== job 8456 ==
## Pipelined_Processor
module Pipelined_Processor(
input CLK,
input reset,
output [7:0] imem_addr,
input [15:0] imem_data,
output [7:0] dmem_addr,
output [7:0] dmem_wdata,
output dmem_we,
input [7:0] dmem_rdata,
output [7:0] result 
   );
clock: 15.3 ns
lec_check: 0
abc_area: 1
cap_margin: 10
cell_pad_in_sites_detail_placement: 2
cell_pad_in_sites_global_placement: 0
core_aspect_ratio: 0.67
core_margin: 9
core_utilization: 27
cts_cluster_size: 15
gpl_routability_driven: 1
gpl_timing_driven: 0
hold_slack_margin: -0.02
max_routing_layer: met5
min_routing_layer: met1
setup_slack_margin: 1.64
slew_margin: 25
tns_end_percent: 25
run.sh (not shown) runs the stock make flow with config.mk's settings and CLKGATE_MAP_FILE=.
The inputs of job 2904 differ from those of job 8456 as listed below.
==> flow/config.mk <==
export PLATFORM = sky130hd
export DESIGN_NAME = Pipelined_Processor
export DESIGN_NICKNAME = Pipelined_Processor
export VERILOG_FILES = /design/flow/design.v
export SDC_FILE = /design/flow/constraint.sdc
export NUM_CORES = 4
export LEC_CHECK = 0
export CAP_MARGIN = 20
export CELL_PAD_IN_SITES_GLOBAL_PLACEMENT = 0
export CORE_MARGIN = 2
export CORE_UTILIZATION = 69
export CTS_CLUSTER_SIZE = 43
export GPL_ROUTABILITY_DRIVEN = 1
export GPL_TIMING_DRIVEN = 1
export HOLD_SLACK_MARGIN = -0.02
export MAX_ROUTING_LAYER = met5
export SETUP_SLACK_MARGIN = 1.64
export SLEW_MARGIN = 20
export TNS_END_PERCENT = 75
==> flow/constraint.sdc <==
create_clock -name core_clock -period 11.5 [get_ports {CLK}]
set_input_delay 2.3000 -clock core_clock [delete_from_list [all_inputs] [get_ports {CLK}]]
set_output_delay 2.3000 -clock core_clock [all_outputs]
set_load 0.01 [all_outputs]
Results
[compare] base=job 8456 new=job 2904: number of well taps went down 59%, required time of the critical path went down 3.82 ns, power share of the combinational group decreased 0.9 points. Max total global routing track utilization across job 8456 and job 2904: job 2904. Looking at detail-routed net length per standard cell across job 8456 and job 2904, the one that comes out lower is job 8456. Job 8456 and job 2904: one clean run, job 8456; the rest did not finish clean. Although job 2904 finished all stages, its layout failed final checks on negative setup slack. Compared with job 8456, in job 2904 synthesized area climbed 1.4%, highest clock rate dropped 0.0040 GHz.

* * *

Pipelined_Processor again, from the RTL that the note above started with.
clock: 12.3 ns
lec_check: 0
cap_margin: 5
core_margin: 2
core_utilization: 71
cts_cluster_size: 37
hold_slack_margin: -0.08
max_routing_layer: met4
setup_slack_margin: -0.82
slew_margin: 20
The starting point failed in 5_1_grt.
==> next run, changes <==
Settings changed: ABC_AREA set to 1, CAP_MARGIN 5 to 20, CORE_UTILIZATION 71 to 62, CTS_CLUSTER_SIZE 37 to unset, HOLD_SLACK_MARGIN -0.08 to unset, MAX_ROUTING_LAYER met4 to unset, SETUP_SLACK_MARGIN -0.82 to unset.
Clock period 12.3 ns to 12.1 ns, I/O delays scaled along.
After rerunning: The changed run went through all stages and came out clean; die size grows by 12%; synthesized area falls by 1.4%; synthesized cell count grows by 14%.
==> next run, changes <==
Settings changed: CORE_UTILIZATION 62 to 72, CTS_CLUSTER_SIZE set to 98.
Clock period 12.1 ns to 10.0 ns, I/O delays scaled along.
Outcome: This time the run stopped in 5_1_grt. Synthesized area does not change. Synthesized cell count is unchanged. Die area goes down by 14%.
==> next run, changes <==
Settings changed: ABC_AREA 1 to unset, CORE_UTILIZATION 72 to 20, CTS_CLUSTER_SIZE 98 to unset.
Clock period 10.0 ns to 13.2 ns, I/O delays scaled along.
After rerunning: The new run passed the timing, design-rule and antenna checks. Synthesized cell count went down by roughly a tenth. Die size rises to 3.5 times its value. Area after synthesis rose slightly.
==> next run, changes <==
Settings changed: CORE_UTILIZATION 20 to 40.
Clock period 13.2 ns to 13.5 ns, I/O delays scaled along.
The new run passed the timing, design-rule and antenna checks. Synthesized area does not change. Sequential power decreases by about 3%. Die area decreases by 49%. Synthesized cell count does not change. Worst setup slack gains 79 ps. Cell area decreases by 6.5%. Fmax decreases by 1.7%.

* * *

Pipelined_Processor again, from the RTL that the note above started with.
Settings: LEC_CHECK=0, ABC_AREA=1, CAP_MARGIN=20, CORE_MARGIN=2, CORE_UTILIZATION=72, CTS_CLUSTER_DIAMETER=392, CTS_CLUSTER_SIZE=98, SETUP_SLACK_MARGIN=-0.93, SLEW_MARGIN=20, TNS_END_PERCENT=10; clock period 9.46 ns.
The baseline ended with an error in global routing (5_1_grt) on GRT-0232.
Change:
- ABC_AREA: 1 -> not set
- CTS_CLUSTER_DIAMETER: 392 -> not set
- CTS_CLUSTER_SIZE: 98 -> not set
- HOLD_SLACK_MARGIN: not set -> -0.09
- SETUP_SLACK_MARGIN: -0.93 -> not set
- TNS_END_PERCENT: 10 -> not set
- clock period: 9.46 -> 13.1 ns (I/O delays scaled with it)
Effect: The changed run finished with max-capacitance violations, max-slew violations, negative setup slack left. Die area rose slightly. Area after synthesis increases slightly. Synthesized cell count drops by roughly a tenth.
Change:
- ABC_AREA: not set -> 1
- CTS_CLUSTER_DIAMETER: not set -> 263
- CTS_CLUSTER_SIZE: not set -> 58
- SETUP_SLACK_MARGIN: not set -> 1.82
- clock period: 13.1 -> 7.37 ns (I/O delays scaled with it)
The new run did not get past global routing (5_1_grt).
Die size falls by 1.4%.
Synthesized cell count rises by 14%.
Synthesized area falls by 1.4%.
Change:
- ABC_AREA: 1 -> not set
- CTS_CLUSTER_DIAMETER: 263 -> not set
- CTS_CLUSTER_SIZE: 58 -> not set
- HOLD_SLACK_MARGIN: -0.09 -> not set
- PLACE_DENSITY: not set -> 0.67
- SETUP_SLACK_MARGIN: 1.82 -> not set
- clock period: 7.37 -> 13.1 ns (I/O delays scaled with it)
The new run completed, yet does not pass: max-capacitance violations, max-slew violations, negative setup slack.
Die area went up by 1.4%.
Synthesized cell count came out lower by 12%.
Synthesized area goes up by 1.4%.
Change:
- ABC_AREA: not set -> 1
- CTS_CLUSTER_DIAMETER: not set -> 400
- CTS_CLUSTER_SIZE: not set -> 98
- PLACE_DENSITY: 0.67 -> not set
- SETUP_SLACK_MARGIN: not set -> 1.52
- TNS_END_PERCENT: not set -> 15
- clock period: 13.1 -> 10.0 ns (I/O delays scaled with it)
=> With this change the flow did not get past global routing (5_1_grt). Die size is lower by about 1.4%. Synthesized cell count is higher by 14%. Synthesized area is lower by 1.4%.
Change:
- CORE_UTILIZATION: 72 -> 67
- CTS_CLUSTER_DIAMETER: 400 -> 222
- CTS_CLUSTER_SIZE: 98 -> 73
- SETUP_SLACK_MARGIN: 1.52 -> not set
- TNS_END_PERCENT: 15 -> not set
- clock period: 10.0 -> 11.2 ns (I/O delays scaled with it)
The new run finished with negative setup slack left.
Area after synthesis stays the same.
Die area is higher by a little under a tenth.
Synthesized cell count does not change.

* * *

Setup of v23:
Starting RTL as in the previous note.
clock: 14.1 ns
lec_check: 0
cap_margin: 20
cell_pad_in_sites_global_placement: 0
core_margin: 2
core_utilization: 65
cts_cluster_size: 43
gpl_routability_driven: 1
gpl_timing_driven: 1
hold_slack_margin: -0.02
max_routing_layer: met5
setup_slack_margin: 1.64
slew_margin: 20
tns_end_percent: 75
v23 reached the end of the flow, and the finished layout is clean on the timing, design-rule and antenna checks.
Here is what was changed in the inputs of v37 compared with v23.
Settings: swapping 65 for 71 in CORE_UTILIZATION; putting CTS_CLUSTER_DIAMETER at 228 where nothing was set; swapping 14.1 for 13.4 in the clock period (ns, I/O delays scaled along).
## What came out
- v37: GRT-0232 in 5_1_grt -> run aborted
- In the reports for v37 and v23, the larger die size belongs to v23.
- Diff v23..v37 | fraction of registers with async set/reset | unchanged
- On mean instance size in the synthesized netlist, v23 tracks v37 almost exactly.
- Reported for v37 and v23, number of CTS-inserted buffers turned out identical to the last digit.
- Final weighted congestion of routability-driven global placement, v37 and v23, higher one = v23.
- Between v23 and v37, the area of the synthesized netlist per yosys stat figures differ only marginally.
- Effective utilization at floorplan: v37 vs v23 up 6.1 points
- What v37 reported for number of gates given a new drive strength after cts has to be multiplied by 1.3 to get the figure for v23.
### v37 -> v28
Settings: PLACE_DENSITY: unset -> 0.67; CORE_UTILIZATION: 71 -> 66; CTS_CLUSTER_DIAMETER: 228 -> unset; the clock period (ns, I/O delays scaled along): 13.4 -> 14.1.
==> results <==
- Reported for v28 and v37, clock buffer count from CTS turned out identical to the last digit.
- Between v28 and v37, it is v28 whose area after detailed placement is lower, by 160 um2.
- Re post-cts hold-fix buffer tally: no difference whatsoever between v28 and v37.
- Delta (v28 minus v37): synthesized instance count neither gained nor lost much; die area picked up an extra 7.3%; count of placed standard cells including taps neither gained nor lost much; number of flops mapped to enable cells by yosys neither gained nor lost much; flip-flop and latch count after synthesis neither gained nor lost much.
- Measured against v28, the placeable core region of v37 comes out at 0.941 times the reference value.
- Across both runs, placement-stage worst setup slack was higher for v28 than for v37.
- Re area figure in the yosys stat output: no difference whatsoever between v37 and v28.
- Every stage of the flow completed for v28, and the final layout passed the timing, design-rule and antenna checks.
--- input diff v28..v7 ---
Settings: TNS_END_PERCENT changed from 75 to 5; CORE_UTILIZATION changed from 66 to 71; the clock period (ns, I/O delays scaled along) changed from 14.1 to 12.9.
[summary]
Summary of v28 and v7: one run falls short of a clean finish, namely v7.
v7: aborted in 5_1_grt (tool error)
[compare] base=v28 new=v7: overall die width decreased about 3.5%; half-perimeter wire length after detailed placement increased 540 um; last weighted congestion value of the routability-driven placer increased 4.6%.
Clock net sink count: v28 vs v7 identical
Summary: with v28 as the reference, area enclosed by the die boundary in v7 moved down by a few percent.
Input-level comparison between v44 and v7:
Settings: CTS_CLUSTER_SIZE now 72, was 43; ABC_AREA now 1, previously not set; PLACE_DENSITY no longer set, was 0.67; TNS_END_PERCENT now 75, was 5; CTS_CLUSTER_DIAMETER now 52, previously not set; CORE_UTILIZATION now 69, was 71; the clock period (ns, I/O delays scaled along) now 11.5, was 12.9.
==> comparison <==
- Of v44 and v7, none finishes clean.
- Status v44: flow complete, layout not clean - negative setup slack
- Taking v7 as the reference, in v44 die width grew by 0.69%, cell count after placement picked up an extra 192, netlist area before placement shrank by 1.4%, routability congestion estimate from global placement lost 4.0%, fraction of the mapped netlist area in adder cells rose 0.17 points.
- From v7 to v44 the numbers moved as follows: number of resized instances in the post-cts repair step increased by 44% relative to the old numbers, summed standard-cell area reported by yosys now smaller.
- Looking at largest combinational cell category by area, the simple AND/OR/NAND/NOR gates result is from v44; the AND-OR/OR-AND gates one comes from v7.
For v31, these inputs were changed with respect to v44:
Settings: a deleted ABC_AREA that had been 1; a change of CORE_UTILIZATION from 69 to 66; a change of SETUP_SLACK_MARGIN from 1.64 to -0.72; a change of CTS_CLUSTER_SIZE from 72 to 13; a deleted CTS_CLUSTER_DIAMETER that had been 52; an added PLACE_DENSITY of 0.67; a change of the clock period (ns, I/O delays scaled along) from 11.5 to 11.2.
[summary]
Diff v44 -> v31: area growth from synthesis to layout increased by 4.0 points relative to the old numbers, final routed wirelength across all metal layers closely matched the old numbers, portion of total power attributed to the clock network increased by 2.3 points relative to the old numbers, total chip power decreased by 720 uW relative to the old numbers. Final checks on v44, whose flow otherwise completed, came back failing, citing negative setup slack. v31 finished every stage; the final checks, however, were not passed, the failures being negative setup slack. Summary of v31 over v44: utilization decreased 0.64 points; setup slack after layout decreased 1.70 ns.

* * *

Pipelined_Processor again, from the RTL that the note above started with.
Settings: LEC_CHECK=0, CAP_MARGIN=20, CELL_PAD_IN_SITES_GLOBAL_PLACEMENT=0, CORE_MARGIN=2, CORE_UTILIZATION=72, CTS_CLUSTER_SIZE=99, GPL_ROUTABILITY_DRIVEN=1, GPL_TIMING_DRIVEN=1, HOLD_SLACK_MARGIN=-0.02, MAX_ROUTING_LAYER=met5, PLACE_DENSITY=0.67, SETUP_SLACK_MARGIN=1.64, SLEW_MARGIN=20, TNS_END_PERCENT=75; clock period 14.1 ns.
The first run never finished: it broke off in global routing (5_1_grt) with GRT-0232.
Then changed:
CORE_ASPECT_RATIO = 1.99   (was not set)
CORE_MARGIN = 5   (was 2)
CORE_UTILIZATION = 58   (was 72)
CTS_CLUSTER_DIAMETER = 299   (was not set)
CTS_CLUSTER_SIZE = 92   (was 99)
PLACE_DENSITY = 0.41   (was 0.67)
SETUP_SLACK_MARGIN = not set   (was 1.64)
SLEW_MARGIN = 0   (was 20)
TNS_END_PERCENT = 10   (was 75)
- The changed run produced a clean layout
- area after synthesis stays the same
- die area goes up by 35%
- synthesized cell count does not change
Then changed:
CORE_ASPECT_RATIO = not set   (was 1.99)
SLEW_MARGIN = 20   (was 0)
First-iteration DRC count climbs by 58%.
Via count drops by 2.6%.
Routed wire length drops by 13%.
Area after synthesis does not change.
Worst setup slack improved by 0.068 ns.
Cell count drops by 0.79%.
Final area drops by 1.5%.
Fmax climbs by 0.51%.
Register-to-register slack improved by 0.07 ns.
Synthesized cell count does not change.
Global-route usage drops by 4.5 points.
Then changed:
ABC_AREA = 1   (was not set)
CORE_MARGIN = 2   (was 5)
CORE_UTILIZATION = 69   (was 58)
CTS_CLUSTER_DIAMETER = not set   (was 299)
CTS_CLUSTER_SIZE = 43   (was 92)
PLACE_DENSITY = not set   (was 0.41)
SETUP_SLACK_MARGIN = 3.31   (was not set)
TNS_END_PERCENT = 75   (was 10)
clock period = 11.5 ns   (was 14.1 ns; I/O delays follow)
=> Now the flow completed, yet does not pass: negative setup slack. Wire length came out higher by a quarter to a third. Worst hold slack gains 0.0098 ns. Core utilization came out higher by 19 points. Global-route usage came out higher by 13 points. Worst setup slack loses 2.3 ns. Cell area came out higher by a few percent.
Then changed:
ABC_AREA = not set   (was 1)
CELL_PAD_IN_SITES_GLOBAL_PLACEMENT = not set   (was 0)
CORE_UTILIZATION = 64   (was 69)
CTS_CLUSTER_SIZE = not set   (was 43)
GPL_ROUTABILITY_DRIVEN = not set   (was 1)
GPL_TIMING_DRIVEN = not set   (was 1)
HOLD_SLACK_MARGIN = not set   (was -0.02)
MAX_ROUTING_LAYER = not set   (was met5)
SETUP_SLACK_MARGIN = not set   (was 3.31)
TNS_END_PERCENT = not set   (was 75)
clock period = 7.31 ns   (was 11.5 ns; I/O delays follow)
What happened:
- The new run ran to the end with violations: negative setup slack
- final area climbs by 7.6%
- clock skew decreases by 0.010 ns
- synthesized area climbs by 1.4%
- clock-buffer cell count is higher by 1
- worst setup slack is worse by 4.7 ns

* * *

Starting RTL as in the previous note.
clock: 23.4 ns
lec_check: 0
cap_margin: 20
cell_pad_in_sites_detail_placement: 0
core_margin: 2
core_utilization: 22
gpl_routability_driven: 1
hold_slack_margin: 0.13
setup_slack_margin: 4.26
slew_margin: 20
Rerun with:
--- a/flow/config.mk
+++ b/flow/config.mk
@@ -9 +8,0 @@
-export CELL_PAD_IN_SITES_DETAIL_PLACEMENT = 0
@@ -11,4 +10,4 @@
-export CORE_UTILIZATION = 22
-export GPL_ROUTABILITY_DRIVEN = 1
-export HOLD_SLACK_MARGIN = 0.13
-export SETUP_SLACK_MARGIN = 4.26
+export CORE_UTILIZATION = 71
+export CTS_CLUSTER_SIZE = 37
+export MAX_ROUTING_LAYER = met4
+export SETUP_SLACK_MARGIN = -0.82
==> flow/constraint.sdc (replaced) <==
create_clock -name core_clock -period 13.6 [get_ports {CLK}]
set_input_delay 2.7200 -clock core_clock [delete_from_list [all_inputs] [get_ports {CLK}]]
set_output_delay 2.7200 -clock core_clock [all_outputs]
set_load 0.01 [all_outputs]
The new run produced a layout that fails on setup timing; clock-buffer cell count is higher by 1; first-iteration DRC count is higher by well over a third; wire length is lower by a few percent; design area is lower slightly; hold slack gets better by 0.0074 ns; power is higher by well over a third; utilization is higher by 57 points; setup slack gets worse by 7.7 ns.
Rerun with:
--- a/flow/config.mk
+++ b/flow/config.mk
@@ -10,4 +10 @@
-export CORE_UTILIZATION = 71
-export CTS_CLUSTER_SIZE = 37
-export MAX_ROUTING_LAYER = met4
-export SETUP_SLACK_MARGIN = -0.82
+export CORE_UTILIZATION = 40
==> flow/constraint.sdc (replaced) <==
create_clock -name core_clock -period 13.2 [get_ports {CLK}]
set_input_delay 2.6400 -clock core_clock [delete_from_list [all_inputs] [get_ports {CLK}]]
set_output_delay 2.6400 -clock core_clock [all_outputs]
set_load 0.01 [all_outputs]
=>
- This time the run produced a clean layout
- global-route usage shrinks by 19 points
- cell count rises by 13%
- total power went up by 8.9%
- synthesized area is unchanged
Rerun with:
--- a/flow/config.mk
+++ b/flow/config.mk
@@ -7,0 +8 @@
+export ABC_AREA = 1
@@ -10 +11,3 @@
-export CORE_UTILIZATION = 40
+export CORE_UTILIZATION = 62
+export CTS_CLUSTER_SIZE = 95
+export PLACE_DENSITY = 0.38
==> flow/constraint.sdc (replaced) <==
create_clock -name core_clock -period 7.41 [get_ports {CLK}]
set_input_delay 1.4820 -clock core_clock [delete_from_list [all_inputs] [get_ports {CLK}]]
set_output_delay 1.4820 -clock core_clock [all_outputs]
set_load 0.01 [all_outputs]
After rerunning: The new run reached the layout checks and failed them: setup timing; total power increases to 2.8 times its value; setup slack got worse by 6.2 ns; maximum frequency came out lower by 3.0%; routed wire length increases by 22%; global-route usage is higher by 13 points.
Power figures rest on the tool's default switching activity, not on a simulated workload.
